File: flow/config.mk
export PLATFORM = sky130hd
export DESIGN_NAME = ahb_slave
export DESIGN_NICKNAME = ahb_slave
export VERILOG_FILES = /design/flow/design.v
export SDC_FILE = /design/flow/constraint.sdc
export NUM_CORES = 4
export LEC_CHECK = 0
export CAP_MARGIN = 20
export CORE_MARGIN = 2
export CORE_UTILIZATION = 68
export CTS_CLUSTER_DIAMETER = 189
export CTS_CLUSTER_SIZE = 61
export HOLD_SLACK_MARGIN = -0.08
export SLEW_MARGIN = 20
File: flow/run.sh
#!/bin/bash
# the make line also repeats each setting of config.mk as NAME=value (left out here)
make -C /OpenROAD-flow-scripts/flow DESIGN_CONFIG=/design/flow/config.mk WORK_HOME=/design/flow/orfs CLKGATE_MAP_FILE= finish
File: flow/design.v
module ahb_slave_controller (
    input  wire        HCLK,         
    input  wire        HRESETn,      
    input  wire        HWRITE,       
    input  wire [1:0]  HTRANS,       
    input  wire        HSEL,         
    input  logic [31:0] HADDR,       
    input  logic [2:0]  HSIZE,       
    input  logic [2:0]  HBURST,      
    input  logic [3:0]  HPROT,       
    input  logic        HMASTLOCK,   
    input  logic [3:0]  HWSTRB,      
    input  logic [31:0] HWDATA,      
    output logic       HREADY,       
    output logic       HRESP,        
    output logic [31:0] HRDATA,      
    output logic [31:0] addr,        
    output logic [2:0]  size,        
    output logic [2:0]  burst,       
    output logic [3:0]  prot,        
    output logic        mastlock,    
    output logic [3:0]  strb,        
    output logic [31:0] write_data,  
    input  logic [31:0] read_data,   
    output logic        write_read,  
    output logic        transfer_valid,  
    input  logic        error_flag   
);
    logic trans_type_reg;
    logic addr_phase_valid;
    logic data_phase_valid;
    typedef enum logic [1:0] {
        IDLE = 2'b00,
        DATA_PHASE = 2'b01,
        ERROR = 2'b10
    } state_t;
    state_t state, next_state;
    assign addr_phase_valid = HSEL && (HTRANS == 2'b10 || HTRANS == 2'b11);
    assign data_phase_valid = (state == DATA_PHASE);
    always_ff @(posedge HCLK or negedge HRESETn) begin
        if (!HRESETn) begin
            trans_type_reg <= 1'b0;
            addr <= 32'b0;
            size <= 3'b0;
            burst <= 3'b0;
            prot <= 4'b0;
            mastlock <= 1'b0;
            strb <= 4'b0;
        end else begin
            if (addr_phase_valid && HREADY) begin
                trans_type_reg <= HWRITE;
                addr <= HADDR;
                size <= HSIZE;
                burst <= HBURST;
                prot <= HPROT;
                mastlock <= HMASTLOCK;
                strb <= HWSTRB;
            end
        end
    end
    assign write_data = HWDATA;
    assign HRDATA = read_data;
    always_ff @(posedge HCLK or negedge HRESETn) begin
        if (!HRESETn) begin
            state <= IDLE;
        end else begin
            state <= next_state;
        end
    end
    always_comb begin
        write_read = 1'b0;
        transfer_valid = 1'b0;
        HRESP = 1'b0;
        HREADY = 1'b1;
        next_state = state;
        case (state)
            IDLE: begin
                if (addr_phase_valid) begin
                    next_state = DATA_PHASE;
                    HREADY = 1'b1;  
                end
            end
            DATA_PHASE: begin
                write_read = trans_type_reg;  
                transfer_valid = 1'b1;        
                if (error_flag) begin
                    HRESP = 1'b1;            
                    next_state = ERROR;
                    HREADY = 1'b0;           
                end else if (addr_phase_valid) begin
                    next_state = DATA_PHASE;  
                    HREADY = 1'b1;
                end else begin
                    next_state = IDLE;       
                    HREADY = 1'b1;
                end
            end
            ERROR: begin
                HRESP = 1'b1;        
                HREADY = 1'b1;       
                if (addr_phase_valid)
                    next_state = DATA_PHASE;
                else
                    next_state = IDLE;
            end
            default: begin
                next_state = IDLE;
            end
        endcase
    end
endmodule
module ahb_slave_reg_file (
    input  logic        HCLK,         
    input  logic        HRESETn,      
    input  logic [31:0] addr,         
    input  logic [2:0]  size,         
    input  logic [2:0]  burst,        
    input  logic [3:0]  prot,         
    input  logic        mastlock,     
    input  logic [3:0]  strb,         
    input  logic [31:0] write_data,   
    output logic [31:0] read_data,    
    input  logic        write_read,      
    input  logic        transfer_valid,  
    output logic        error_flag,   
    output logic [31:0] tdr_o,        
    output logic [31:0] lcr_o,        
    output logic [31:0] ocr_o,        
    output logic [31:0] fcr_o,        
    output logic [31:0] ier_o,        
    output logic [31:0] hcr_o,        
    input  logic [31:0] rdr_i,        
    input  logic [31:0] lsr_i,        
    input  logic [31:0] iir_i         
);
    logic [31:0] addr_reg;
    logic [2:0]  size_reg;
    logic [3:0]  strb_reg;
    assign addr_reg = addr;
    assign size_reg = size;
    assign strb_reg = strb;
    typedef enum logic [11:0] {
        ADDR_TDR = 12'h000,
        ADDR_RDR = 12'h004,
        ADDR_LCR = 12'h008,
        ADDR_OCR = 12'h00C,
        ADDR_LSR = 12'h010,
        ADDR_FCR = 12'h014,
        ADDR_IER = 12'h018,
        ADDR_IIR = 12'h01C,
        ADDR_HCR = 12'h020
    } apb_addr_e;
    function automatic logic check_alignment(input logic [31:0] address, input logic [2:0] transfer_size);
        case (transfer_size)
            3'b000: check_alignment = 1'b1;                     
            3'b001: check_alignment = (address[0] == 1'b0);     
            3'b010: check_alignment = (address[1:0] == 2'b00);  
            default: check_alignment = 1'b0;                    
        endcase
    endfunction
    always_comb begin
        error_flag = 1'b0;
        if (transfer_valid) begin
            if (addr_reg[31:12] != 20'h0 || 
                (addr_reg[11:0] != ADDR_TDR && 
                 addr_reg[11:0] != ADDR_RDR && 
                 addr_reg[11:0] != ADDR_LCR && 
                 addr_reg[11:0] != ADDR_OCR && 
                 addr_reg[11:0] != ADDR_LSR && 
                 addr_reg[11:0] != ADDR_FCR && 
                 addr_reg[11:0] != ADDR_IER && 
                 addr_reg[11:0] != ADDR_IIR && 
                 addr_reg[11:0] != ADDR_HCR)) begin
                error_flag = 1'b1;
            end
            if (!check_alignment(addr_reg, size_reg)) begin
                error_flag = 1'b1;
            end
            if (size_reg > 3'b010) begin  
                error_flag = 1'b1;
            end
            if (write_read && (addr_reg[11:0] == ADDR_RDR || 
                              addr_reg[11:0] == ADDR_LSR || 
                              addr_reg[11:0] == ADDR_IIR)) begin
                error_flag = 1'b1;
            end
        end
    end
    always_ff @(posedge HCLK or negedge HRESETn) begin
        if (!HRESETn) begin
            tdr_o <= 32'b0;
            lcr_o <= 32'b0;
            ocr_o <= 32'b0;
            fcr_o <= 32'b0;
            ier_o <= 32'b0;
            hcr_o <= 32'b0;
        end else if (write_read && !error_flag && transfer_valid) begin
            unique case (addr_reg[11:0])
                ADDR_TDR: begin
                    if (strb_reg[0]) tdr_o[7:0]   <= write_data[7:0];
                    if (strb_reg[1]) tdr_o[15:8]  <= write_data[15:8];
                    if (strb_reg[2]) tdr_o[23:16] <= write_data[23:16];
                    if (strb_reg[3]) tdr_o[31:24] <= write_data[31:24];
                end
                ADDR_LCR: begin
                    if (strb_reg[0]) lcr_o[7:0]   <= write_data[7:0];
                    if (strb_reg[1]) lcr_o[15:8]  <= write_data[15:8];
                    if (strb_reg[2]) lcr_o[23:16] <= write_data[23:16];
                    if (strb_reg[3]) lcr_o[31:24] <= write_data[31:24];
                end
                ADDR_OCR: begin
                    if (strb_reg[0]) ocr_o[7:0]   <= write_data[7:0];
                    if (strb_reg[1]) ocr_o[15:8]  <= write_data[15:8];
                    if (strb_reg[2]) ocr_o[23:16] <= write_data[23:16];
                    if (strb_reg[3]) ocr_o[31:24] <= write_data[31:24];
                end
                ADDR_FCR: begin
                    if (strb_reg[0]) fcr_o[7:0]   <= write_data[7:0];
                    if (strb_reg[1]) fcr_o[15:8]  <= write_data[15:8];
                    if (strb_reg[2]) fcr_o[23:16] <= write_data[23:16];
                    if (strb_reg[3]) fcr_o[31:24] <= write_data[31:24];
                end
                ADDR_IER: begin
                    if (strb_reg[0]) ier_o[7:0]   <= write_data[7:0];
                    if (strb_reg[1]) ier_o[15:8]  <= write_data[15:8];
                    if (strb_reg[2]) ier_o[23:16] <= write_data[23:16];
                    if (strb_reg[3]) ier_o[31:24] <= write_data[31:24];
                end
                ADDR_HCR: begin
                    if (strb_reg[0]) hcr_o[7:0]   <= write_data[7:0];
                    if (strb_reg[1]) hcr_o[15:8]  <= write_data[15:8];
                    if (strb_reg[2]) hcr_o[23:16] <= write_data[23:16];
                    if (strb_reg[3]) hcr_o[31:24] <= write_data[31:24];
                end
                default: ;  
            endcase
        end
    end
    always_comb begin
        read_data = 32'b0;
        if (!write_read && !error_flag && transfer_valid) begin
            unique case (addr_reg[11:0])
                ADDR_TDR: read_data = tdr_o;
                ADDR_RDR: read_data = rdr_i;
                ADDR_LCR: read_data = lcr_o;
                ADDR_OCR: read_data = ocr_o;
                ADDR_LSR: read_data = lsr_i;
                ADDR_FCR: read_data = fcr_o;
                ADDR_IER: read_data = ier_o;
                ADDR_IIR: read_data = iir_i;
                ADDR_HCR: read_data = hcr_o;
                default: read_data = 32'b0;
            endcase
        end
    end
endmodule
module ahb_slave (
    input  wire        HCLK,         
    input  wire        HRESETn,      
    input  wire [31:0] HADDR,        
    input  wire        HWRITE,       
    input  wire [2:0]  HSIZE,        
    input  wire [2:0]  HBURST,       
    input  wire [3:0]  HPROT,        
    input  wire [1:0]  HTRANS,       
    input  wire        HMASTLOCK,    
    input  wire        HSEL,         
    input  wire [31:0] HWDATA,       
    output wire [31:0] HRDATA,       
    output wire        HREADY,       
    output wire        HRESP,        
    input  wire [3:0]  HWSTRB,       
    output wire [31:0] tdr_o,        
    output wire [31:0] lcr_o,        
    output wire [31:0] ocr_o,        
    output wire [31:0] fcr_o,        
    output wire [31:0] ier_o,        
    output wire [31:0] hcr_o,        
    input  wire [31:0] rdr_i,        
    input  wire [31:0] lsr_i,        
    input  wire [31:0] iir_i         
);
    logic        write_read;      
    logic        error_flag;      
    logic        transfer_valid;  
    logic [31:0] addr;            
    logic [2:0]  size;            
    logic [2:0]  burst;           
    logic [3:0]  prot;            
    logic        mastlock;        
    logic [3:0]  strb;            
    logic [31:0] write_data;      
    logic [31:0] read_data;       
    ahb_slave_controller u_controller (
        .HCLK(HCLK),
        .HRESETn(HRESETn),
        .HWRITE(HWRITE),
        .HTRANS(HTRANS),
        .HSEL(HSEL),
        .HADDR(HADDR),
        .HSIZE(HSIZE),
        .HBURST(HBURST),
        .HPROT(HPROT),
        .HMASTLOCK(HMASTLOCK),
        .HWSTRB(HWSTRB),
        .HWDATA(HWDATA),
        .HREADY(HREADY),
        .HRESP(HRESP),
        .HRDATA(HRDATA),
        .addr(addr),
        .size(size),
        .burst(burst),
        .prot(prot),
        .mastlock(mastlock),
        .strb(strb),
        .write_data(write_data),
        .read_data(read_data),
        .write_read(write_read),
        .transfer_valid(transfer_valid),
        .error_flag(error_flag)
    );
    ahb_slave_reg_file u_reg_file (
        .HCLK(HCLK),
        .HRESETn(HRESETn),
        .addr(addr),
        .size(size),
        .burst(burst),
        .prot(prot),
        .mastlock(mastlock),
        .strb(strb),
        .write_data(write_data),
        .read_data(read_data),
        .write_read(write_read),
        .transfer_valid(transfer_valid),
        .error_flag(error_flag),
        .tdr_o(tdr_o),
        .lcr_o(lcr_o),
        .ocr_o(ocr_o),
        .fcr_o(fcr_o),
        .ier_o(ier_o),
        .hcr_o(hcr_o),
        .rdr_i(rdr_i),
        .lsr_i(lsr_i),
        .iir_i(iir_i)
    );
endmodule
File: flow/constraint.sdc
create_clock -name core_clock -period 3.6 [get_ports {HCLK}]
set_input_delay 0.7200 -clock core_clock [delete_from_list [all_inputs] [get_ports {HCLK}]]
set_output_delay 0.7200 -clock core_clock [all_outputs]
set_load 0.01 [all_outputs]
==> results of run 1 <==
[stage by stage]
stage,TNS (ns),setup WS (ns),hold WS [ns]
3_5_place_dp,-4.13,-0.225,0.527
2_1_floorplan,0,0.453,0.424
3_3_place_gp,-2.29,-0.192,0.511
==> results_slide.txt, run 1 <==
Run Summary

Logic synthesis
  • Yosys cell count: 1054
  • Main flop type: dfrtp_1
  • Ys flops: 235
  • Yosys warns: 2
  • Synth Cell Area: 12700 um2
  • Yosys top cell by area: dfrtp_1
  • Post-synth EDFFs: 0
  • Synthesis area per yosys: 12700 um2
  • Fa+ha+maj area frac: 0
  • Count leader, synth: dfrtp_1
  • Cell Type Count: 72
  • Synth top area share: 0.461
  • Mux share: 0.221
  • Syn_nets: about 1200
  • AO/OA Area Share: 0.145
  • Largest logic family: multiplexers
  • Yosys xor share: 0.000690
  • Cells after Synth: between 1000 and 1500
  • Yosys simple share: 0.138
  • Synth Seq Share: 0.463
  • Synth area leaders: dfrtp_1 46%, mux2_2 12%, mux2_4 7.6%, nand4_4 3.4%, a22oi_1 2.7%
  • Post-synth ARST share: 1.00
  • Post-synth top cells: 234 x dfrtp_1, 136 x mux2_2, 84 x nand2_1
  • Mean Syn Cell Area: between 10 and 15 um2

Placed design
  • Post-Place Cell Area: ~17000 um2
  • Placed Instances: 1682
  • PortBufs: 397
  • GPL Wtd Cong: 0.959
  • Hpwl dp: 42500 um

Die
  • # IOs: 407
  • Chip Area: approximately 20000 um2
  • Core area: 18100 um2
  • Die width: 141 um
  • Die Ht: ~140 um
  • # rows: 49
  • Core Util at FP: 0.700

Outcome
  • First error: [ERROR DPL-0033] detailed placement checks failed during check placement.
  • Outcome: stopped before the end
  • Fail Step: clock tree synthesis (4_1_cts)
==> run 2, diff against run 1 <==
- CORE_UTILIZATION: 68 -> 65
- CTS_CLUSTER_DIAMETER: 189 -> unset
- CTS_CLUSTER_SIZE: 61 -> unset
- HOLD_SLACK_MARGIN: -0.08 -> unset
- clock period: 3.6 -> 2.58 ns (I/O delays scaled with it)
==> run 2 against run 1 <==
Effect of this change:
- the flow again stops in clock tree synthesis (4_1_cts)
- die area increased by 4.5%
- synthesized area stayed put
- synthesized cell count stayed put
==> results_slide.txt, run 2 <==
Run Summary

Logic synthesis
  • Largest logic family: multiplexers
  • Synth Seq Share: 0.463 (unchanged)
  • Yosys warns: 2 (unchanged)
  • Cell Type Count: 72 (unchanged)
  • Yosys xor share: 0.000690 (unchanged)
  • Cells after Synth: 1054 (unchanged)
  • Mean Syn Cell Area: 12.0 um2 (unchanged)
  • Fa+ha+maj area frac: 0 (unchanged)
  • Synth top area share: 0.461 (unchanged)
  • Synthesis area per yosys: 12700 um2 (unchanged)
  • Yosys simple share: 0.138 (unchanged)
  • Post-synth ARST share: 1.00 (unchanged)
  • Post-synth top cells: 234 x dfrtp_1, 136 x mux2_2, 84 x nand2_1
  • Count leader, synth: dfrtp_1
  • Synth Cell Area: 12700 um2 (unchanged)
  • AO/OA Area Share: 0.145 (unchanged)
  • Main flop type: dfrtp_1
  • Post-synth EDFFs: 0 (unchanged)
  • Yosys top cell by area: dfrtp_1
  • Syn_nets: 1235 (unchanged)
  • Ys flops: 235 (unchanged)
  • Synth area leaders: dfrtp_1 46%, mux2_2 12%, mux2_4 7.6%, nand4_4 3.4%, a22oi_1 2.7%
  • Mux share: 0.221 (unchanged)
  • Yosys cell count: 1054 (unchanged)

Placed design
  • GPL Wtd Cong: 0.962 (+0.32%)
  • Post-Place Cell Area: 18500 um2 (+6.4%)
  • Setup slack at placement: -0.822 ns (-0.596 ns)
  • Hpwl dp: 43700 um (+2.9%)
  • PortBufs: 397 (unchanged)

Die
  • Die Ht: 144 um (+2.2%)
  • # rows: 51 (+4.1%)
  • Die width: 144 um (+2.2%)
  • Core area: 19300 um2 (+6.5%)
  • Core Util at FP: 0.657 (-0.0430)
  • Chip Area: 20700 um2 (+4.5%)
  • # IOs: 407 (unchanged)

Outcome
  • Fail Step: clock tree synthesis (4_1_cts)
  • First error: [ERROR DPL-0038] Utilization greater than 100%, impossible to legalize
  • Outcome: stopped before the end
[run 2: per-stage QoR]
step                      utilization  cells
after floorplan                     -   1054
after detailed placement        0.957   1784
after global placement          0.957   1784
==> run 3, diff against run 2 <==
- ABC_AREA: unset -> 1
- CORE_UTILIZATION: 65 -> 72
- CTS_CLUSTER_DIAMETER: unset -> 376
- CTS_CLUSTER_SIZE: unset -> 100
- PLACE_DENSITY: unset -> 0.81
- TNS_END_PERCENT: unset -> 5
- clock period: 2.58 -> 3.52 ns (I/O delays scaled with it)
==> run 3 against run 2 <==
Effect of this change:
- the flow stops in global placement (3_3_place_gp)
- die area shrank 14%
- synthesized area is 4.8% lower
- synthesized cell count increased by 56%
==> results_slide.txt, run 3 <==
Run Summary

Die
  • # IOs: 407 (unchanged)
  • Die width: 134 um (-7.1%)
  • Core Util at FP: 0.732 (+0.0750)
  • Chip Area: 17800 um2 (-14%)
  • # rows: 47 (-7.8%)
  • Die Ht: 134 um (-7.1%)
  • Core area: 16500 um2 (-15%)

Logic synthesis
  • Yosys cell count: 1647 (+56%)
  • AO/OA Area Share: 0.0268 (-0.118)
  • Post-synth top cells: 697 x nand2_1, 328 x nand3_1, 234 x dfrtp_1
  • Count leader, synth: nand2_1
  • Synthesis area per yosys: 12100 um2 (-4.8%)
  • Mean Syn Cell Area: 7.34 um2 (-39%)
  • Fa+ha+maj area frac: 0 (unchanged)
  • Cell Type Count: 28 (-61%)
  • Cells after Synth: 1647 (+56%)
  • Main flop type: dfrtp_1
  • Synth area leaders: dfrtp_1 48%, nand2_1 22%, nand3_1 14%, nor2_1 3.8%, nand4_1 2.5%
  • Syn_nets: 1828 (+48%)
  • Post-synth ARST share: 1.00 (unchanged)
  • Yosys xor share: 0 (-0.000690)
  • Synth Cell Area: 12100 um2 (-4.8%)
  • Synth top area share: 0.484 (+0.0231)
  • Yosys warns: 2 (unchanged)
  • Largest logic family: simple AND/OR/NAND/NOR gates
  • Mux share: 0 (-0.221)
  • Post-synth EDFFs: 0 (unchanged)
  • Synth Seq Share: 0.486 (+0.0232)
  • Ys flops: 235 (unchanged)
  • Yosys top cell by area: dfrtp_1
  • Yosys simple share: 0.437 (+0.299)

Outcome
  • Fail Step: global placement (3_3_place_gp)
  • Outcome: stopped before the end
  • First error: [ERROR GPL-0301] Utilization 107.226 % exceeds 100%.
==> run 4, diff against run 3 <==
- CORE_ASPECT_RATIO: unset -> 0.68
- CTS_CLUSTER_DIAMETER: 376 -> unset
- CTS_CLUSTER_SIZE: 100 -> 35
- MAX_ROUTING_LAYER: unset -> met4
- PLACE_DENSITY: 0.81 -> unset
- PLACE_DENSITY_LB_ADDON: unset -> 0.27
- SETUP_SLACK_MARGIN: unset -> 0.56
- SLEW_MARGIN: 20 -> 10
- TNS_END_PERCENT: 5 -> unset
- clock period: 3.52 -> 1.9 ns (I/O delays scaled with it)
==> run 4 against run 3 <==
Effect of this change:
- the run again fails in global placement (3_3_place_gp)
- synthesized area stayed put
- die area is 0.11% higher
- synthesized cell count stayed put
==> results_slide.txt, run 4 <==
Run Summary

Outcome
  • Outcome: stopped before the end
  • Fail Step: global placement (3_3_place_gp)
  • First error: [ERROR FLW-0024] Place density exceeds 1.0 (current PLACE_DENSITY_LB_ADDON =  0.27). Please check if the value of  PLACE_DENSITY_LB_ADDON is between 0 and 0.99.

Die
  • Die width: 161 um (+21%)
  • # rows: 39 (-17%)
  • Core area: 16600 um2 (+0.40%)
  • Chip Area: 17900 um2 (+0.11%)
  • Core Util at FP: 0.729 (-0.00292)
  • # IOs: 407 (unchanged)
  • Die Ht: 111 um (-17%)

Logic synthesis
  • Syn_nets: 1828 (unchanged)
  • AO/OA Area Share: 0.0268 (unchanged)
  • Ys flops: 235 (unchanged)
  • Yosys top cell by area: dfrtp_1
  • Post-synth top cells: 697 x nand2_1, 328 x nand3_1, 234 x dfrtp_1
  • Synth Cell Area: 12100 um2 (unchanged)
  • Post-synth ARST share: 1.00 (unchanged)
  • Yosys warns: 2 (unchanged)
  • Synth Seq Share: 0.486 (unchanged)
  • Largest logic family: simple AND/OR/NAND/NOR gates
  • Fa+ha+maj area frac: 0 (unchanged)
  • Count leader, synth: nand2_1
  • Yosys simple share: 0.437 (unchanged)
  • Cells after Synth: 1647 (unchanged)
  • Mean Syn Cell Area: 7.34 um2 (unchanged)
  • Mux share: 0 (unchanged)
  • Synthesis area per yosys: 12100 um2 (unchanged)
  • Yosys cell count: 1647 (unchanged)
  • Synth top area share: 0.484 (unchanged)
  • Yosys xor share: 0 (unchanged)
  • Main flop type: dfrtp_1
  • Post-synth EDFFs: 0 (unchanged)
  • Synth area leaders: dfrtp_1 48%, nand2_1 22%, nand3_1 14%, nor2_1 3.8%, nand4_1 2.5%
  • Cell Type Count: 28 (unchanged)
==> run 5, diff against run 4 <==
- CORE_ASPECT_RATIO: 0.68 -> unset
- CORE_UTILIZATION: 72 -> 67
- CTS_CLUSTER_DIAMETER: unset -> 364
- CTS_CLUSTER_SIZE: 35 -> 98
- MAX_ROUTING_LAYER: met4 -> unset
- PLACE_DENSITY: unset -> 0.36
- PLACE_DENSITY_LB_ADDON: 0.27 -> unset
- SETUP_SLACK_MARGIN: 0.56 -> unset
- SLEW_MARGIN: 10 -> 20
- clock period: 1.9 -> 2.79 ns (I/O delays scaled with it)
==> run 5 against run 4 <==
Effect of this change:
- the flow stops in global routing (5_1_grt)
- synthesized area did not move
- die area rose by 7.1%
- synthesized cell count unchanged
==> results_slide.txt, run 5 <==
Run Summary

Die
  • Die width: 138 um (-14%)
  • Core Util at FP: 0.678 (-0.0511)
  • Chip Area: 19100 um2 (+7.1%)
  • # IOs: 407 (unchanged)
  • Core area: 17800 um2 (+7.5%)
  • Die Ht: 138 um (+25%)
  • # rows: 49 (+26%)

Logic synthesis
  • Fa+ha+maj area frac: 0 (unchanged)
  • Cell Type Count: 28 (unchanged)
  • Yosys cell count: 1647 (unchanged)
  • Count leader, synth: nand2_1
  • Synth Seq Share: 0.486 (unchanged)
  • Ys flops: 235 (unchanged)
  • Synth Cell Area: 12100 um2 (unchanged)
  • Yosys top cell by area: dfrtp_1
  • Synth area leaders: dfrtp_1 48%, nand2_1 22%, nand3_1 14%, nor2_1 3.8%, nand4_1 2.5%
  • Mux share: 0 (unchanged)
  • Synthesis area per yosys: 12100 um2 (unchanged)
  • Post-synth top cells: 697 x nand2_1, 328 x nand3_1, 234 x dfrtp_1
  • Largest logic family: simple AND/OR/NAND/NOR gates
  • Post-synth ARST share: 1.00 (unchanged)
  • Syn_nets: 1828 (unchanged)
  • AO/OA Area Share: 0.0268 (unchanged)
  • Post-synth EDFFs: 0 (unchanged)
  • Main flop type: dfrtp_1
  • Yosys simple share: 0.437 (unchanged)
  • Synth top area share: 0.484 (unchanged)
  • Yosys warns: 2 (unchanged)
  • Yosys xor share: 0 (unchanged)
  • Mean Syn Cell Area: 7.34 um2 (unchanged)
  • Cells after Synth: 1647 (unchanged)

Clocking
  • Cts bufs inserted: 6
  • Clock sinks: about 240
  • Root Driver: clkbuf_16
  • Clk buf depth: 3
  • CTS H-tree depth: 1

Placed design
  • Hpwl dp: 40200 um
  • PortBufs: ~400
  • Setup slack at placement: -0.317 ns
  • GPL Wtd Cong: 0.961

Outcome
  • Fail Step: global routing (5_1_grt)
  • Outcome: stopped before the end
  • First error: [ERROR GRT-0116] Global routing finished with congestion. Check the congestion regions in the DRC Viewer.

Global routing
  • Total congestion overflow: roughly 110
  • Global Route Usage Sum: 0.866
==> run 5: metal layers <==
layer | GRT overflow | GRT usage
met4 | 59 | 0.943
met3 | 2 | 0.717
met2 | 48 | 0.990
met1 | 2 | 0.875
met5 | 0 | 0.298
==> run 5: repair_timing <==
action | CTS
hold endpoints to repair | 71
cloned | 1
setup buffers | 21
resized | 172
setup endpoints to repair | 45
pin swaps | 9
hold buffers | 1
==> run 5: stage by stage <==
stage	total power, W	area (um2)	utilization	instances
2_1_floorplan	0.00409	12100	-	1647
3_3_place_gp	0.00472	16900	0.948	2287
3_5_place_dp	0.00481	16900	0.948	2287
4_1_cts	0.00630	17400	0.973	2317
==> run 6, diff against run 5 <==
- CELL_PAD_IN_SITES_DETAIL_PLACEMENT: unset -> 2
- CELL_PAD_IN_SITES_GLOBAL_PLACEMENT: unset -> 2
- CORE_ASPECT_RATIO: unset -> 0.58
- CORE_MARGIN: 2 -> 4
- CORE_UTILIZATION: 67 -> 44
- CTS_CLUSTER_DIAMETER: 364 -> 176
- CTS_CLUSTER_SIZE: 98 -> 53
- MIN_ROUTING_LAYER: unset -> met2
- PLACE_DENSITY: 0.36 -> unset
- PLACE_DENSITY_LB_ADDON: unset -> 0.27
- SETUP_SLACK_MARGIN: unset -> 0.18
- SLEW_MARGIN: 20 -> 25
- clock period: 2.79 -> 2.72 ns (I/O delays scaled with it)
==> run 6 against run 5 <==
Effect of this change:
- the run fails in global placement (3_3_place_gp)
- synthesized area did not move
- die area up 58%
- synthesized cell count is the same
==> results_slide.txt, run 6 <==
Run Summary

Outcome
  • Outcome: stopped before the end
  • Fail Step: global placement (3_3_place_gp)
  • First error: [ERROR FLW-0024] Place density exceeds 1.0 (current PLACE_DENSITY_LB_ADDON =  0.27). Please check if the value of  PLACE_DENSITY_LB_ADDON is between 0 and 0.99.

Logic synthesis
  • Mux share: 0 (unchanged)
  • Ys flops: 235 (unchanged)
  • Yosys simple share: 0.437 (unchanged)
  • Synth top area share: 0.484 (unchanged)
  • Synth area leaders: dfrtp_1 48%, nand2_1 22%, nand3_1 14%, nor2_1 3.8%, nand4_1 2.5%
  • Synth Cell Area: 12100 um2 (unchanged)
  • Post-synth EDFFs: 0 (unchanged)
  • Post-synth top cells: 697 x nand2_1, 328 x nand3_1, 234 x dfrtp_1
  • Yosys xor share: 0 (unchanged)
  • Yosys cell count: 1647 (unchanged)
  • Largest logic family: simple AND/OR/NAND/NOR gates
  • Post-synth ARST share: 1.00 (unchanged)
  • Yosys warns: 2 (unchanged)
  • Mean Syn Cell Area: 7.34 um2 (unchanged)
  • Yosys top cell by area: dfrtp_1
  • Cell Type Count: 28 (unchanged)
  • Cells after Synth: 1647 (unchanged)
  • Count leader, synth: nand2_1
  • Synthesis area per yosys: 12100 um2 (unchanged)
  • Synth Seq Share: 0.486 (unchanged)
  • Fa+ha+maj area frac: 0 (unchanged)
  • Main flop type: dfrtp_1
  • AO/OA Area Share: 0.0268 (unchanged)
  • Syn_nets: 1828 (unchanged)

Die
  • # rows: 45 (-8.2%)
  • Chip Area: 30300 um2 (+58%)
  • Core Util at FP: 0.455 (-0.223)
  • Core area: 26600 um2 (+49%)
  • # IOs: 407 (unchanged)
  • Die Ht: 134 um (-3.0%)
  • Die width: 226 um (+63%)
==> run 7, diff against run 6 <==
- CELL_PAD_IN_SITES_DETAIL_PLACEMENT: 2 -> 1
- CELL_PAD_IN_SITES_GLOBAL_PLACEMENT: 2 -> unset
- CORE_MARGIN: 4 -> 2
- CORE_UTILIZATION: 44 -> 51
- CTS_CLUSTER_DIAMETER: 176 -> 236
- CTS_CLUSTER_SIZE: 53 -> 74
- GPL_ROUTABILITY_DRIVEN: unset -> 0
- GPL_TIMING_DRIVEN: unset -> 0
- MAX_ROUTING_LAYER: unset -> met5
- MIN_ROUTING_LAYER: met2 -> unset
- PLACE_DENSITY_LB_ADDON: 0.27 -> 0.03
- SETUP_SLACK_MARGIN: 0.18 -> 1.53
- clock period: 2.72 -> 5.45 ns (I/O delays scaled with it)
==> run 7 against run 6 <==
Effect of this change:
- the run fails in detailed placement (3_5_place_dp)
- die area fell by 17%
- synthesized cell count is the same
- synthesized area is the same
==> results_slide.txt, run 7 <==
Run Summary

Logic synthesis
  • Yosys top cell by area: dfrtp_1
  • Post-synth EDFFs: 0 (unchanged)
  • Main flop type: dfrtp_1
  • Synth top area share: 0.484 (unchanged)
  • Count leader, synth: nand2_1
  • Mux share: 0 (unchanged)
  • AO/OA Area Share: 0.0268 (unchanged)
  • Post-synth top cells: 697 x nand2_1, 328 x nand3_1, 234 x dfrtp_1
  • Synth Seq Share: 0.486 (unchanged)
  • Fa+ha+maj area frac: 0 (unchanged)
  • Yosys simple share: 0.437 (unchanged)
  • Cell Type Count: 28 (unchanged)
  • Synth Cell Area: 12100 um2 (unchanged)
  • Ys flops: 235 (unchanged)
  • Post-synth ARST share: 1.00 (unchanged)
  • Synth area leaders: dfrtp_1 48%, nand2_1 22%, nand3_1 14%, nor2_1 3.8%, nand4_1 2.5%
  • Largest logic family: simple AND/OR/NAND/NOR gates
  • Mean Syn Cell Area: 7.34 um2 (unchanged)
  • Yosys xor share: 0 (unchanged)
  • Yosys warns: 2 (unchanged)
  • Cells after Synth: 1647 (unchanged)
  • Yosys cell count: 1647 (unchanged)
  • Synthesis area per yosys: 12100 um2 (unchanged)
  • Syn_nets: 1828 (unchanged)

Outcome
  • First error: [ERROR DPL-0033] detailed placement checks failed during check placement.
  • Fail Step: detailed placement (3_5_place_dp)
  • Outcome: stopped before the end

Placed design
  • PortBufs: 397

Die
  • Die width: 206 um (-8.6%)
  • # IOs: 407 (unchanged)
  • Chip Area: 25000 um2 (-17%)
  • # rows: 42 (-6.7%)
  • Core Util at FP: 0.525 (+0.0703)
  • Core area: 23000 um2 (-13%)
  • Die Ht: 121 um (-9.7%)
[run 7: per-stage QoR]
step / total power (W) / instances
after floorplan: 0.00209 / 1647
after global placement: 0.00242 / 2352
==> run 8, diff against run 7 <==
- CELL_PAD_IN_SITES_DETAIL_PLACEMENT: 1 -> unset
- CORE_ASPECT_RATIO: 0.58 -> 0.9
- CORE_UTILIZATION: 51 -> 72
- CTS_CLUSTER_DIAMETER: 236 -> 314
- CTS_CLUSTER_SIZE: 74 -> 15
- GPL_ROUTABILITY_DRIVEN: 0 -> unset
- GPL_TIMING_DRIVEN: 0 -> unset
- HOLD_SLACK_MARGIN: unset -> -0.09
- MAX_ROUTING_LAYER: met5 -> met4
- PLACE_DENSITY_LB_ADDON: 0.03 -> 0.27
- SETUP_SLACK_MARGIN: 1.53 -> unset
- SLEW_MARGIN: 25 -> 10
- clock period: 5.45 -> 1.99 ns (I/O delays scaled with it)
==> run 8 against run 7 <==
Effect of this change:
- the flow stops in global placement (3_3_place_gp)
- synthesized area stayed put
- die area is 29% lower
- synthesized cell count stayed put
==> results_slide.txt, run 8 <==
Run Summary

Outcome
  • Outcome: stopped before the end
  • Fail Step: global placement (3_3_place_gp)
  • First error: [ERROR FLW-0024] Place density exceeds 1.0 (current PLACE_DENSITY_LB_ADDON =  0.27). Please check if the value of  PLACE_DENSITY_LB_ADDON is between 0 and 0.99.

Logic synthesis
  • Count leader, synth: nand2_1
  • Syn_nets: 1828 (unchanged)
  • Synthesis area per yosys: 12100 um2 (unchanged)
  • Cells after Synth: 1647 (unchanged)
  • Post-synth ARST share: 1.00 (unchanged)
  • Fa+ha+maj area frac: 0 (unchanged)
  • Cell Type Count: 28 (unchanged)
  • Yosys warns: 2 (unchanged)
  • Yosys cell count: 1647 (unchanged)
  • Post-synth top cells: 697 x nand2_1, 328 x nand3_1, 234 x dfrtp_1
  • Main flop type: dfrtp_1
  • Ys flops: 235 (unchanged)
  • Post-synth EDFFs: 0 (unchanged)
  • Mean Syn Cell Area: 7.34 um2 (unchanged)
  • Synth top area share: 0.484 (unchanged)
  • Synth Cell Area: 12100 um2 (unchanged)
  • AO/OA Area Share: 0.0268 (unchanged)
  • Yosys simple share: 0.437 (unchanged)
  • Yosys xor share: 0 (unchanged)
  • Mux share: 0 (unchanged)
  • Synth area leaders: dfrtp_1 48%, nand2_1 22%, nand3_1 14%, nor2_1 3.8%, nand4_1 2.5%
  • Yosys top cell by area: dfrtp_1
  • Largest logic family: simple AND/OR/NAND/NOR gates
  • Synth Seq Share: 0.486 (unchanged)

Die
  • # IOs: 407 (unchanged)
  • Core Util at FP: 0.742 (+0.217)
  • Core area: 16300 um2 (-29%)
  • Die Ht: 127 um (+4.7%)
  • Chip Area: 17800 um2 (-29%)
  • # rows: 44 (+4.8%)
  • Die width: 141 um (-32%)
==> run 9, diff against run 8 <==
- ABC_AREA: 1 -> unset
- CORE_ASPECT_RATIO: 0.9 -> unset
- CORE_UTILIZATION: 72 -> 40
- CTS_CLUSTER_DIAMETER: 314 -> unset
- CTS_CLUSTER_SIZE: 15 -> unset
- HOLD_SLACK_MARGIN: -0.09 -> unset
- MAX_ROUTING_LAYER: met4 -> unset
- PLACE_DENSITY_LB_ADDON: 0.27 -> unset
- SETUP_SLACK_MARGIN: unset -> 0.69
- SLEW_MARGIN: 10 -> 20
- clock period: 1.99 -> 4.88 ns (I/O delays scaled with it)
==> run 9 against run 8 <==
Effect of this change:
- the run now finishes clean
- synthesized area is 5.0% higher
- die area is 86% higher
- synthesized cell count is 36% lower
==> results_slide.txt, run 9 <==
Flow Results at a Glance

Die
  • # rows: 65 (+48%)
  • Die width: 182 um (+30%)
  • Core area: 31400 um2 (+93%)
  • # IOs: 407 (unchanged)
  • Die Ht: 182 um (+44%)
  • Chip Area: 33200 um2 (+86%)
  • Core Util at FP: 0.404 (-0.338)

Power
  • Part of the power in the clock network: 0.398
  • Top power group: registers
  • P per Cell Area: approximately 300 nW/um2
  • Peak VDD IR: approximately 0.23 mV
  • Seq pwr share: 0.415
  • Psw: 0.00153 W
  • Combinational power: 0.00104 W
  • Power Total: approximately 0.0055 W
  • Logic pwr share: 0.187
  • P_clk: ~0.0022 W
  • Net Sw Frac: 0.276
  • Seq pwr: 0.00230 W
  • Pint: 0.00402 W
  • LEAKAGE: around 7.6 nW

Final timing
  • Count of final hold-check violations: 0
  • Clk_skew: 0.00765 ns
  • Tightest Pin Transition: 0.976 ns
  • Post-route clock period utilization: 0.885
  • Minimum clock period: 4.32 ns
  • Fmax: about 230 MHz
  • TNS Setup: 0 ns
  • # setup viols final: 0
  • Max Slew Vio Count: 0
  • Setup repair after global routing missed its margin: true
  • Slew Limit Headroom: 0.349

Hold path
  • Hold WC Path Type: input port to asynchronous set/reset pin

Logic synthesis
  • Synth top area share: 0.461 (-0.0231)
  • Cells after Synth: 1054 (-36%)
  • Synth Seq Share: 0.463 (-0.0232)
  • Mean Syn Cell Area: 12.0 um2 (+64%)
  • Yosys xor share: 0.000690 (+0.000690)
  • Largest logic family: multiplexers
  • Yosys warns: 2 (unchanged)
  • Count leader, synth: dfrtp_1
  • Syn_nets: 1235 (-32%)
  • Ys flops: 235 (unchanged)
  • Mux share: 0.221 (+0.221)
  • Main flop type: dfrtp_1
  • Fa+ha+maj area frac: 0 (unchanged)
  • Yosys simple share: 0.138 (-0.299)
  • Post-synth ARST share: 1.00 (unchanged)
  • AO/OA Area Share: 0.145 (+0.118)
  • Yosys top cell by area: dfrtp_1
  • Post-synth top cells: 234 x dfrtp_1, 136 x mux2_2, 84 x nand2_1
  • Yosys cell count: 1054 (-36%)
  • Cell Type Count: 72 (+160%)
  • Post-synth EDFFs: 0 (unchanged)
  • Synth Cell Area: 12700 um2 (+5.0%)
  • Synthesis area per yosys: 12700 um2 (+5.0%)
  • Synth area leaders: dfrtp_1 46%, mux2_2 12%, mux2_4 7.6%, nand4_4 3.4%, a22oi_1 2.7%

Worst setup path
  • Crit-path cells: buf_4 > or4b_2 > nor3_4 > buf_4 > a221oi_1 > a31oi_2 > clkdlybuf4s50_1
  • Setup crit end kind: primary output
  • Critical path depth in cells: 7
  • R2r setup slk: 1.38 ns
  • CP Launch Type: register
  • Worst Setup SP: u_controller.addr[2]
  • CP max FO: 11
  • FF-to-FF path depth: 7
  • Critical Path End: HRDATA[20]
  • Reg-to-Reg Start: u_controller.addr[0]
  • Crit Path Class: register to primary output
  • Slowest library cell on the worst path: or4b_2
  • WP data required: around 3.9 ns
  • Crit path largest cell delay: a little under 0.8 ns
  • Delay-heaviest family, CP: buffers and inverters
  • R2r endpoint: u_reg_file.ier_o[23]
  • Worst path most repeated cell: buf_4
  • CP arrival: 3.34 ns
  • Buffers and inverters on the worst path: 3

Detailed routing
  • Drt via density: 6.01
  • Total routed wirelength: 54100 um
  • Antenna viol nets, final: 0
  • Vias: 11400
  • WL/cell: 28.5 um
  • DRT iter0 DRCs: roughly 860
  • First-pass iteration count of the detailed router: 5
  • DRC Markers: 0

Clocking
  • Root Driver: clkbuf_16
  • Hold_buf cts: 0
  • Clock sinks: 235
  • Clk latency late pin: 0.53 ns
  • Clk buf depth: 3
  • CTS H-tree depth: 1
  • Clock transition at path regs: approximately 0.060 ns
  • Cts bufs inserted: 27
  • CTS tree: yes

Global routing
  • Largest net degree at the start of global routing: 130
  • Vias in the first global route: 11600
  • Total congestion overflow: 0
  • First-pass GRT wire length: 78600 um
  • Global Route Usage Sum: 0.318
  • Initial antenna violation count: 8

Placed design
  • GPL Wtd Cong: 0.861
  • Hpwl dp: 36500 um
  • PortBufs: 397

Finish
  • Register Area: 5890 um2
  • P&R area growth vs syn: 46.4%
  • Logic area: 6610 um2
  • Final #Nets: 1653
  • Fillers: roughly 2700

Outcome
  • Outcome: no timing/DRC/antenna violations

Flow run
  • Tool warnings: 38
  • # Max-Cap Violations: 0
-- run 9: layout make-up --
cell class | count | share of cell area
inverters | 3 | 0.000606
diodes | 6 | 0.000808
repair buffers | 467 | 0.247
clock inverters | 9 | 0.00929
clock buffers | 40 | 0.0422
flip-flops and latches | 235 | 0.317
well taps | 402 | 0.0271
multi-input cells | 738 | 0.356
-- run 9: per-stage QoR --
step	instance area (um2)	setup WS, ns	instances	util	hold WS (ns)
floorplan	12700	1.48	1054	-	0.494
global placement	17200	0.449	1809	0.547	0.513
detailed placement	17200	0.432	1811	0.549	0.521
CTS	18500	0.490	1887	0.589	0.533
global route	18600	0.492	1899	0.592	0.317
finish	18600	0.563	1900	0.592	0.304
-- run 9: routing by layer --
| layer | vias to the layer above | track usage | share of wire | wire (um) |
|---|---|---|---|---|
| met4 | 4 | 0.115 | 0.040 | 2150 |
| li1 | 4929 | - | - | - |
| met5 | - | 0 | 0.00055 | 30 |
| met1 | 5854 | 0.407 | 0.40 | 21600 |
| met2 | 523 | 0.526 | 0.48 | 25700 |
| met3 | 113 | 0.0770 | 0.084 | 4540 |
-- run 9: timing repair --
| item | 4_1_cts | 5_1_grt |
|---|---|---|
| pin swaps | 6 | 4 |
| gates cloned | 3 | 0 |
| endpoints found under the setup margin | 34 | 28 |
| setup buffers | 24 | 6 |
| gates resized | 54 | 14 |
==> run 10, diff against run 9 <==
- ABC_AREA: unset -> 1
- CORE_ASPECT_RATIO: unset -> 0.68
- CORE_UTILIZATION: 40 -> 72
- CTS_CLUSTER_SIZE: unset -> 35
- PLACE_DENSITY_LB_ADDON: unset -> 0.27
- SETUP_SLACK_MARGIN: 0.69 -> 0.32
- SLEW_MARGIN: 20 -> 10
- clock period: 4.88 -> 2.53 ns (I/O delays scaled with it)
==> run 10 against run 9 <==
Effect of this change:
- the flow now stops in global placement (3_3_place_gp)
- synthesized cell count is 56% higher
- synthesized area is 4.8% lower
- die area is 46% lower
==> results_slide.txt, run 10 <==
Run Summary

Logic synthesis
  • Mean Syn Cell Area: 7.34 um2 (-39%)
  • Syn_nets: 1828 (+48%)
  • Post-synth ARST share: 1.00 (unchanged)
  • Yosys top cell by area: dfrtp_1
  • Cells after Synth: 1647 (+56%)
  • AO/OA Area Share: 0.0268 (-0.118)
  • Synthesis area per yosys: 12100 um2 (-4.8%)
  • Yosys cell count: 1647 (+56%)
  • Largest logic family: simple AND/OR/NAND/NOR gates
  • Synth area leaders: dfrtp_1 48%, nand2_1 22%, nand3_1 14%, nor2_1 3.8%, nand4_1 2.5%
  • Yosys xor share: 0 (-0.000690)
  • Mux share: 0 (-0.221)
  • Fa+ha+maj area frac: 0 (unchanged)
  • Post-synth top cells: 697 x nand2_1, 328 x nand3_1, 234 x dfrtp_1
  • Synth top area share: 0.484 (+0.0231)
  • Main flop type: dfrtp_1
  • Synth Cell Area: 12100 um2 (-4.8%)
  • Post-synth EDFFs: 0 (unchanged)
  • Synth Seq Share: 0.486 (+0.0232)
  • Count leader, synth: nand2_1
  • Yosys warns: 2 (unchanged)
  • Ys flops: 235 (unchanged)
  • Yosys simple share: 0.437 (+0.299)
  • Cell Type Count: 28 (-61%)

Outcome
  • Fail Step: global placement (3_3_place_gp)
  • First error: [ERROR FLW-0024] Place density exceeds 1.0 (current PLACE_DENSITY_LB_ADDON =  0.27). Please check if the value of  PLACE_DENSITY_LB_ADDON is between 0 and 0.99.
  • Outcome: stopped before the end

Die
  • Die Ht: 111 um (-39%)
  • Core Util at FP: 0.729 (+0.324)
  • # rows: 39 (-40%)
  • Core area: 16600 um2 (-47%)
  • Die width: 161 um (-12%)
  • # IOs: 407 (unchanged)
  • Chip Area: 17900 um2 (-46%)
==> run 11, diff against run 10 <==
- ABC_AREA: 1 -> unset
- CORE_ASPECT_RATIO: 0.68 -> unset
- CORE_UTILIZATION: 72 -> 58
- CTS_CLUSTER_SIZE: 35 -> unset
- HOLD_SLACK_MARGIN: unset -> -0.06
- PLACE_DENSITY_LB_ADDON: 0.27 -> unset
- SETUP_SLACK_MARGIN: 0.32 -> unset
- SLEW_MARGIN: 10 -> 20
- clock period: 2.53 -> 4.1 ns (I/O delays scaled with it)
==> run 11 against run 10 <==
Effect of this change:
- now clean on timing, DRC and antenna
- synthesized area increased by 5.0%
- synthesized cell count decreased by 36%
- die area increased by 29%
==> results_slide.txt, run 11 <==
Flow Results at a Glance

Logic synthesis
  • Yosys xor share: 0.000690 (+0.000690)
  • Yosys cell count: 1054 (-36%)
  • Mean Syn Cell Area: 12.0 um2 (+64%)
  • Largest logic family: multiplexers
  • Synth Seq Share: 0.463 (-0.0232)
  • Count leader, synth: dfrtp_1
  • Yosys simple share: 0.138 (-0.299)
  • Main flop type: dfrtp_1
  • Cell Type Count: 72 (+160%)
  • AO/OA Area Share: 0.145 (+0.118)
  • Yosys warns: 2 (unchanged)
  • Post-synth top cells: 234 x dfrtp_1, 136 x mux2_2, 84 x nand2_1
  • Syn_nets: 1235 (-32%)
  • Cells after Synth: 1054 (-36%)
  • Yosys top cell by area: dfrtp_1
  • Mux share: 0.221 (+0.221)
  • Post-synth ARST share: 1.00 (unchanged)
  • Synth area leaders: dfrtp_1 46%, mux2_2 12%, mux2_4 7.6%, nand4_4 3.4%, a22oi_1 2.7%
  • Synth top area share: 0.461 (-0.0231)
  • Synth Cell Area: 12700 um2 (+5.0%)
  • Fa+ha+maj area frac: 0 (unchanged)
  • Synthesis area per yosys: 12700 um2 (+5.0%)
  • Ys flops: 235 (unchanged)
  • Post-synth EDFFs: 0 (unchanged)

Flow run
  • # Max-Cap Violations: 0
  • Tool warnings: 37

Detailed routing
  • First-pass iteration count of the detailed router: 6
  • WL/cell: 27.4 um
  • Drt via density: 6.59
  • Vias: 11600
  • Total routed wirelength: 48100 um
  • DRC Markers: 0
  • Antenna viol nets, final: 0
  • DRT iter0 DRCs: 1084

Power
  • Pint: 0.00463 W
  • Part of the power in the clock network: 0.384
  • Seq pwr share: 0.424
  • Top power group: registers
  • P per Cell Area: between 300 and 400 nW/um2
  • Psw: 0.00179 W
  • Logic pwr share: 0.192
  • Combinational power: 0.00123 W
  • Seq pwr: 0.00272 W
  • LEAKAGE: 7.49 nW
  • P_clk: 0.00246 W
  • Net Sw Frac: 0.278
  • Peak VDD IR: 0.354 mV

Final timing
  • # setup viols final: 0
  • Setup repair after global routing missed its margin: false
  • Worst setup margin: 0.0664 ns
  • Tightest Pin Transition: 0.791 ns
  • Minimum clock period: 4.03 ns
  • Count of final hold-check violations: 0
  • Post-route clock period utilization: 0.984
  • TNS Setup: 0 ns
  • Slew Limit Headroom: 0.473
  • Fmax: 248 MHz
  • Clk_skew: 0.0261 ns
  • Max Slew Vio Count: 0

Clocking
  • Hold_buf cts: 0
  • Root Driver: clkbuf_16
  • CTS tree: yes
  • Cts bufs inserted: 26
  • Clk buf depth: 3
  • Clock transition at path regs: 0.06 ns
  • CTS H-tree depth: 1
  • Clock sinks: 235
  • Clk latency late pin: about 0.55 ns

Hold path
  • Hold WC Path Type: input port to asynchronous set/reset pin

Worst setup path
  • Critical path depth in cells: 7
  • Worst Setup SP: u_controller.addr[1]
  • R2r endpoint: u_reg_file.ier_o[20]
  • Delay-heaviest family, CP: simple AND/OR/NAND/NOR gates
  • Crit Path Class: register to primary output
  • R2r setup slk: 0.93 ns
  • CP Launch Type: register
  • Slowest library cell on the worst path: or4b_2
  • CP arrival: ~3.2 ns
  • Reg-to-Reg Start: u_controller.addr[18]
  • Buffers and inverters on the worst path: 2
  • Setup crit end kind: primary output
  • Crit-path cells: buf_4 > or4b_2 > nor3_1 > a221oi_1 > or2_2 > a21oi_1 > dlygate4sd2_1
  • Crit path largest cell delay: roughly 0.70 ns
  • Critical Path End: HRDATA[11]
  • WP data required: 3.28 ns
  • CP max FO: 8
  • FF-to-FF path depth: 7

Die
  • Core area: 21700 um2 (+31%)
  • # rows: 54 (+38%)
  • # IOs: 407 (unchanged)
  • Core Util at FP: 0.585 (-0.143)
  • Die Ht: 152 um (+37%)
  • Chip Area: 23100 um2 (+29%)
  • Die width: 152 um (-5.7%)

Finish
  • Final non-filler cell area: 18100 um2
  • Fillers: 1278
  • P&R area growth vs syn: 42.6%
  • Final #Nets: 1639

Placed design
  • GPL Wtd Cong: around 0.93
  • Hpwl dp: 33500 um
  • PortBufs: 397
  • Post-Place Cell Area: about 17000 um2
  • Setup slack at placement: 0.269 ns

Global routing
  • Global Route Usage Sum: 0.407
  • Largest net degree at the start of global routing: 88
  • First-pass GRT wire length: 73200 um
  • Vias in the first global route: 11700
  • Total congestion overflow: 0
  • Initial antenna violation count: 3

Outcome
  • Outcome: no timing/DRC/antenna violations
run 11: what timing repair did:
action,in CTS,in global routing
pin swaps,1,2
hold endpoints to repair,0,0
endpoints found under the setup margin,33,19
buffers inserted,0,1
gates cloned,0,0
gates resized,37,11
run 11: through the flow:
stage | power (W) | cells | hold slack [ns] | util
after floorplan | 0.00325 | 1054 | 0.494 | -
after global placement | 0.00392 | 1709 | 0.509 | 0.793
after detailed placement | 0.00395 | 1709 | 0.520 | 0.793
after CTS | 0.00640 | 1755 | 0.291 | 0.833
after global routing | 0.00661 | 1758 | 0.311 | 0.835
final | 0.00642 | 1758 | 0.249 | 0.835
run 11: cell type report:
| cell class | instances | area [um2] | share of cell area |
|---|---|---|---|
| Tap cell | 280 | 350 | 0.0193 |
| Timing Repair Buffer | 457 | 4460 | 0.246 |
| Clock buffer | 34 | 721 | 0.0398 |
| Inverter | 3 | 11.3 | 0.000622 |
| Multi-Input combinational cell | 735 | 6500 | 0.359 |
| Antenna cell | 2 | 5.00 | 0.000276 |
| Clock inverter | 12 | 178 | 0.00981 |
| Sequential cell | 235 | 5890 | 0.325 |
run 11: per-layer routing:
layer / vias to the layer above / global-route usage / wire, um / share of wire
met5: - / 0 / 11 / 0.00023
met4: 2 / 0.203 / 2720 / 0.057
met3: 179 / 0.0978 / 4770 / 0.099
met2: 735 / 0.647 / 22600 / 0.47
met1: 5776 / 0.526 / 18000 / 0.37
li1: 4890 / - / - / -
==> run 12, diff against run 11 <==
- ABC_AREA: unset -> 1
- CORE_UTILIZATION: 58 -> 64
- CTS_CLUSTER_SIZE: unset -> 100
- HOLD_SLACK_MARGIN: -0.06 -> unset
- clock period: 4.1 -> 3.21 ns (I/O delays scaled with it)
==> run 12 against run 11 <==
Effect of this change:
- the flow now stops in global routing (5_1_grt)
- synthesized cell count up 56%
- synthesized area down 4.8%
- die area down 13%
==> results_slide.txt, run 12 <==
Run Summary

Clocking
  • Clk buf depth: 3 (unchanged)
  • CTS H-tree depth: 1 (unchanged)
  • Cts bufs inserted: 24 (-7.7%)
  • Clock sinks: 235 (unchanged)
  • Root Driver: clkbuf_16
  • Hold_buf cts: 0 (unchanged)

Logic synthesis
  • Mux share: 0 (-0.221)
  • Largest logic family: simple AND/OR/NAND/NOR gates
  • Syn_nets: 1828 (+48%)
  • Post-synth ARST share: 1.00 (unchanged)
  • Yosys cell count: 1647 (+56%)
  • Synth Seq Share: 0.486 (+0.0232)
  • Main flop type: dfrtp_1
  • Yosys warns: 2 (unchanged)
  • Mean Syn Cell Area: 7.34 um2 (-39%)
  • Cells after Synth: 1647 (+56%)
  • Fa+ha+maj area frac: 0 (unchanged)
  • AO/OA Area Share: 0.0268 (-0.118)
  • Yosys simple share: 0.437 (+0.299)
  • Post-synth EDFFs: 0 (unchanged)
  • Ys flops: 235 (unchanged)
  • Synthesis area per yosys: 12100 um2 (-4.8%)
  • Yosys xor share: 0 (-0.000690)
  • Count leader, synth: nand2_1
  • Cell Type Count: 28 (-61%)
  • Yosys top cell by area: dfrtp_1
  • Post-synth top cells: 697 x nand2_1, 328 x nand3_1, 234 x dfrtp_1
  • Synth Cell Area: 12100 um2 (-4.8%)
  • Synth top area share: 0.484 (+0.0231)
  • Synth area leaders: dfrtp_1 48%, nand2_1 22%, nand3_1 14%, nor2_1 3.8%, nand4_1 2.5%

Die
  • Core Util at FP: 0.649 (+0.0632)
  • # IOs: 407 (unchanged)
  • # rows: 50 (-7.4%)
  • Die Ht: 141 um (-6.9%)
  • Die width: 141 um (-6.9%)
  • Chip Area: 20000 um2 (-13%)
  • Core area: 18600 um2 (-14%)

Outcome
  • Fail Step: global routing (5_1_grt)
  • First error: [ERROR GRT-0232] Routing congestion too high. Check the congestion heatmap in the GUI.
  • Outcome: stopped before the end

Global routing
  • Global Route Usage Sum: 0.932
  • Total congestion overflow: 275

Placed design
  • GPL Wtd Cong: 0.967 (+4.2%)
  • PortBufs: 397 (unchanged)
  • Hpwl dp: 35000 um (+4.5%)
[run 12: metal layers]
layer,GRT overflow,global-route usage
met1,17,0.901
met4,111,0.995
met3,13,0.858
met5,2,0.654
met2,132,1.02
[run 12: metrics by stage]
stage / instances / hold slack [ns] / instance area, um2 / setup WS, ns / setup TNS [ns]
4_1_cts: 2340 / 0.123 / 18000 / -0.0158 / -0.0363
3_5_place_dp: 2262 / 0.464 / 16600 / 0.0610 / 0
3_3_place_gp: 2262 / 0.454 / 16600 / 0.103 / 0
2_1_floorplan: 1647 / 0.346 / 12100 / 0.655 / 0
[run 12: timing repair]
item                       CTS
cloned                       6
buffers inserted            30
setup endpoints to repair   34
pin swaps                    7
resized                    125
==> run 13, diff against run 12 <==
- ABC_AREA: 1 -> unset
- CORE_UTILIZATION: 64 -> 70
- CTS_CLUSTER_DIAMETER: unset -> 376
- CTS_CLUSTER_SIZE: 100 -> 59
- SETUP_SLACK_MARGIN: unset -> -0.16
- clock period: 3.21 -> 2.45 ns (I/O delays scaled with it)
==> run 13 against run 12 <==
Effect of this change:
- the run fails in detailed placement (3_5_place_dp)
- synthesized cell count is 36% lower
- synthesized area rose by 5.0%
- die area decreased by 3.9%
==> results_slide.txt, run 13 <==
Run Summary

Logic synthesis
  • Synthesis area per yosys: 12700 um2 (+5.0%)
  • Mux share: 0.221 (+0.221)
  • Synth area leaders: dfrtp_1 46%, mux2_2 12%, mux2_4 7.6%, nand4_4 3.4%, a22oi_1 2.7%
  • Count leader, synth: dfrtp_1
  • Syn_nets: 1235 (-32%)
  • Yosys top cell by area: dfrtp_1
  • Synth Seq Share: 0.463 (-0.0232)
  • Synth top area share: 0.461 (-0.0231)
  • AO/OA Area Share: 0.145 (+0.118)
  • Largest logic family: multiplexers
  • Cell Type Count: 72 (+160%)
  • Yosys cell count: 1054 (-36%)
  • Yosys simple share: 0.138 (-0.299)
  • Cells after Synth: 1054 (-36%)
  • Mean Syn Cell Area: 12.0 um2 (+64%)
  • Yosys xor share: 0.000690 (+0.000690)
  • Synth Cell Area: 12700 um2 (+5.0%)
  • Post-synth ARST share: 1.00 (unchanged)
  • Fa+ha+maj area frac: 0 (unchanged)
  • Ys flops: 235 (unchanged)
  • Post-synth top cells: 234 x dfrtp_1, 136 x mux2_2, 84 x nand2_1
  • Post-synth EDFFs: 0 (unchanged)
  • Main flop type: dfrtp_1
  • Yosys warns: 2 (unchanged)

Die
  • Core area: 17900 um2 (-4.0%)
  • Core Util at FP: 0.709 (+0.0607)
  • Die Ht: 139 um (-2.0%)
  • # rows: 49 (-2.0%)
  • Chip Area: 19200 um2 (-3.9%)
  • # IOs: 407 (unchanged)
  • Die width: 139 um (-2.0%)

Outcome
  • Fail Step: detailed placement (3_5_place_dp)
  • First error: [ERROR DPL-0038] Utilization greater than 100%, impossible to legalize
  • Outcome: stopped before the end

Placed design
  • GPL Wtd Cong: 0.951 (-1.6%)
  • PortBufs: 397 (unchanged)
run 13: stage by stage:
| step | setup TNS, ns | cell area, um2 | setup slack, ns | total power [W] |
|---|---|---|---|---|
| 2_1_floorplan | -13.69 | 13100 | -0.381 | 0.00545 |
| 3_3_place_gp | -49.26 | 18300 | -0.810 | 0.00676 |
==> run 14, diff against run 13 <==
- CORE_UTILIZATION: 70 -> 40
- CTS_CLUSTER_DIAMETER: 376 -> unset
- CTS_CLUSTER_SIZE: 59 -> unset
- SETUP_SLACK_MARGIN: -0.16 -> unset
- clock period: 2.45 -> 5.0 ns (I/O delays scaled with it)
==> run 14 against run 13 <==
Effect of this change:
- die area up 73%
- synthesized cell count unchanged
- synthesized area unchanged
- now clean on timing, DRC and antenna
==> results_slide.txt, run 14 <==
Flow Results at a Glance

Final timing
  • Setup repair after global routing missed its margin: false
  • Slew Limit Headroom: 0.333
  • Post-route clock period utilization: 0.962
  • Count of final hold-check violations: 0
  • Worst hold slack: 0.484 ns
  • Max Slew Vio Count: 0
  • # setup viols final: 0
  • Clk_skew: 0.0114 ns
  • TNS Setup: 0 ns
  • Fmax: 208 MHz
  • Minimum clock period: 4.81 ns
  • Tightest Pin Transition: around 1 ns

Power
  • Combinational power: 0.000964 W
  • Logic pwr share: 0.181
  • P per Cell Area: 294 nW/um2
  • Peak VDD IR: 0.224 mV
  • Pint: 0.00387 W
  • Top power group: registers
  • LEAKAGE: 7.25 nW
  • Seq pwr share: 0.423
  • Part of the power in the clock network: 0.396
  • Psw: 0.00146 W
  • Seq pwr: approximately 0.0023 W
  • Net Sw Frac: 0.274
  • P_clk: about 0.0021 W

Logic synthesis
  • Yosys top cell by area: dfrtp_1
  • AO/OA Area Share: 0.145 (unchanged)
  • Synthesis area per yosys: 12700 um2 (unchanged)
  • Yosys cell count: 1054 (unchanged)
  • Count leader, synth: dfrtp_1
  • Largest logic family: multiplexers
  • Ys flops: 235 (unchanged)
  • Yosys xor share: 0.000690 (unchanged)
  • Yosys warns: 2 (unchanged)
  • Mean Syn Cell Area: 12.0 um2 (unchanged)
  • Synth area leaders: dfrtp_1 46%, mux2_2 12%, mux2_4 7.6%, nand4_4 3.4%, a22oi_1 2.7%
  • Post-synth ARST share: 1.00 (unchanged)
  • Cell Type Count: 72 (unchanged)
  • Synth top area share: 0.461 (unchanged)
  • Post-synth top cells: 234 x dfrtp_1, 136 x mux2_2, 84 x nand2_1
  • Cells after Synth: 1054 (unchanged)
  • Post-synth EDFFs: 0 (unchanged)
  • Yosys simple share: 0.138 (unchanged)
  • Syn_nets: 1235 (unchanged)
  • Main flop type: dfrtp_1
  • Synth Cell Area: 12700 um2 (unchanged)
  • Fa+ha+maj area frac: 0 (unchanged)
  • Mux share: 0.221 (unchanged)
  • Synth Seq Share: 0.463 (unchanged)

Die
  • Die width: 182 um (+31%)
  • Die Ht: 182 um (+31%)
  • Core Util at FP: 0.404 (-0.305)
  • # IOs: 407 (unchanged)
  • Chip Area: 33200 um2 (+73%)
  • Core area: 31400 um2 (+75%)
  • # rows: 65 (+33%)

Worst setup path
  • Buffers and inverters on the worst path: 3
  • FF-to-FF path depth: 6
  • CP Launch Type: register
  • WP data required: 4.00 ns
  • Crit Path Class: register to primary output
  • Worst Setup SP: u_controller.addr[9]
  • Setup crit end kind: primary output
  • Crit path largest cell delay: approximately 0.61 ns
  • Critical path depth in cells: 8
  • Reg-to-Reg Start: u_controller.addr[0]
  • CP arrival: 3.81 ns
  • Delay-heaviest family, CP: simple AND/OR/NAND/NOR gates
  • CP max FO: 10
  • Crit-path cells: nor4_4 > nand3_1 > buf_4 > nor2_4 > buf_4 > a21oi_1 > a31oi_1 > clkdlybuf4s50_1
  • Worst path most repeated cell: buf_4
  • R2r endpoint: u_reg_file.ier_o[16]
  • Slowest library cell on the worst path: clkdlybuf4s50_1
  • R2r setup slk: 1.42 ns
  • Critical Path End: HRDATA[31]

Detailed routing
  • First-pass iteration count of the detailed router: 6
  • DRC Markers: 0
  • WL/cell: 28.0 um
  • Total routed wirelength: between 50000 and 60000 um
  • Antenna viol nets, final: 0
  • Vias: 11000
  • Drt via density: 5.94
  • DRT iter0 DRCs: 872

Clocking
  • Cts bufs inserted: 27
  • Post-CTS Setup Bufs: 0
  • Hold_buf cts: 0
  • Clk latency late pin: 0.54 ns
  • CTS tree: yes
  • Clock transition at path regs: 0.06 ns
  • Clock sinks: between 200 and 250
  • CTS H-tree depth: 1
  • Clk buf depth: 3
  • Root Driver: clkbuf_16

Finish
  • Final #Nets: 1615
  • P&R area growth vs syn: 42.9%
  • Fillers: 2662
  • Final non-filler cell area: ~18000 um2

Placed design
  • Post-Place Cell Area: approximately 17000 um2
  • Hpwl dp: 36500 um
  • PortBufs: 397 (unchanged)
  • GPL Wtd Cong: 0.832 (-13%)

Global routing
  • Largest net degree at the start of global routing: 105
  • First-pass GRT wire length: 75900 um
  • Vias in the first global route: 11300
  • Global Route Usage Sum: 0.307
  • Total congestion overflow: 0
  • Initial antenna violation count: 7

Outcome
  • Outcome: no timing/DRC/antenna violations

Flow run
  • Tool warnings: 38
  • # Max-Cap Violations: 0

Hold path
  • Hold WC Path Type: input port to asynchronous set/reset pin
[run 14: timing repair]
item | in CTS | in global routing
pin swaps | 0 | 1
endpoints found under the setup margin | 8 | 1
cloned | 0 | 0
endpoints found under the hold margin | 0 | 0
gates resized | 1 | 0
[run 14: area by class of cell]
class                           instances  area, um2  share of cell area
Antenna cell                            6       15.0            0.000828
Clock buffer                           41        808              0.0445
Clock inverter                          5        125             0.00690
Inverter                                3       11.3            0.000621
Multi-Input combinational cell        735       6480               0.357
Sequential cell                       235       5880               0.324
Tap cell                              402        503              0.0277
Timing Repair Buffer                  432       4320               0.238
[run 14: layer usage]
metal  up-vias  routed length (um)  GRT usage
li1       4855                   -          -
met2       483               24800      0.502
met1      5599               20800      0.392
met3       103                4370     0.0814
met5         -                  41          0
met4         6                2010      0.112
[run 14: stage by stage]
| stage | total power [W] | setup slack [ns] | util | std cells |
|---|---|---|---|---|
| after floorplan | 0.00267 | 1.57 | - | 1054 |
| after global placement | 0.00322 | 0.488 | 0.546 | 1805 |
| after detailed placement | 0.00324 | 0.497 | 0.548 | 1807 |
| after CTS | 0.00535 | 0.148 | 0.577 | 1853 |
| after global routing | 0.00553 | 0.00713 | 0.578 | 1855 |
| final | 0.00533 | 0.189 | 0.578 | 1859 |
No activity file was given, so power comes from the tool's default toggle rates.
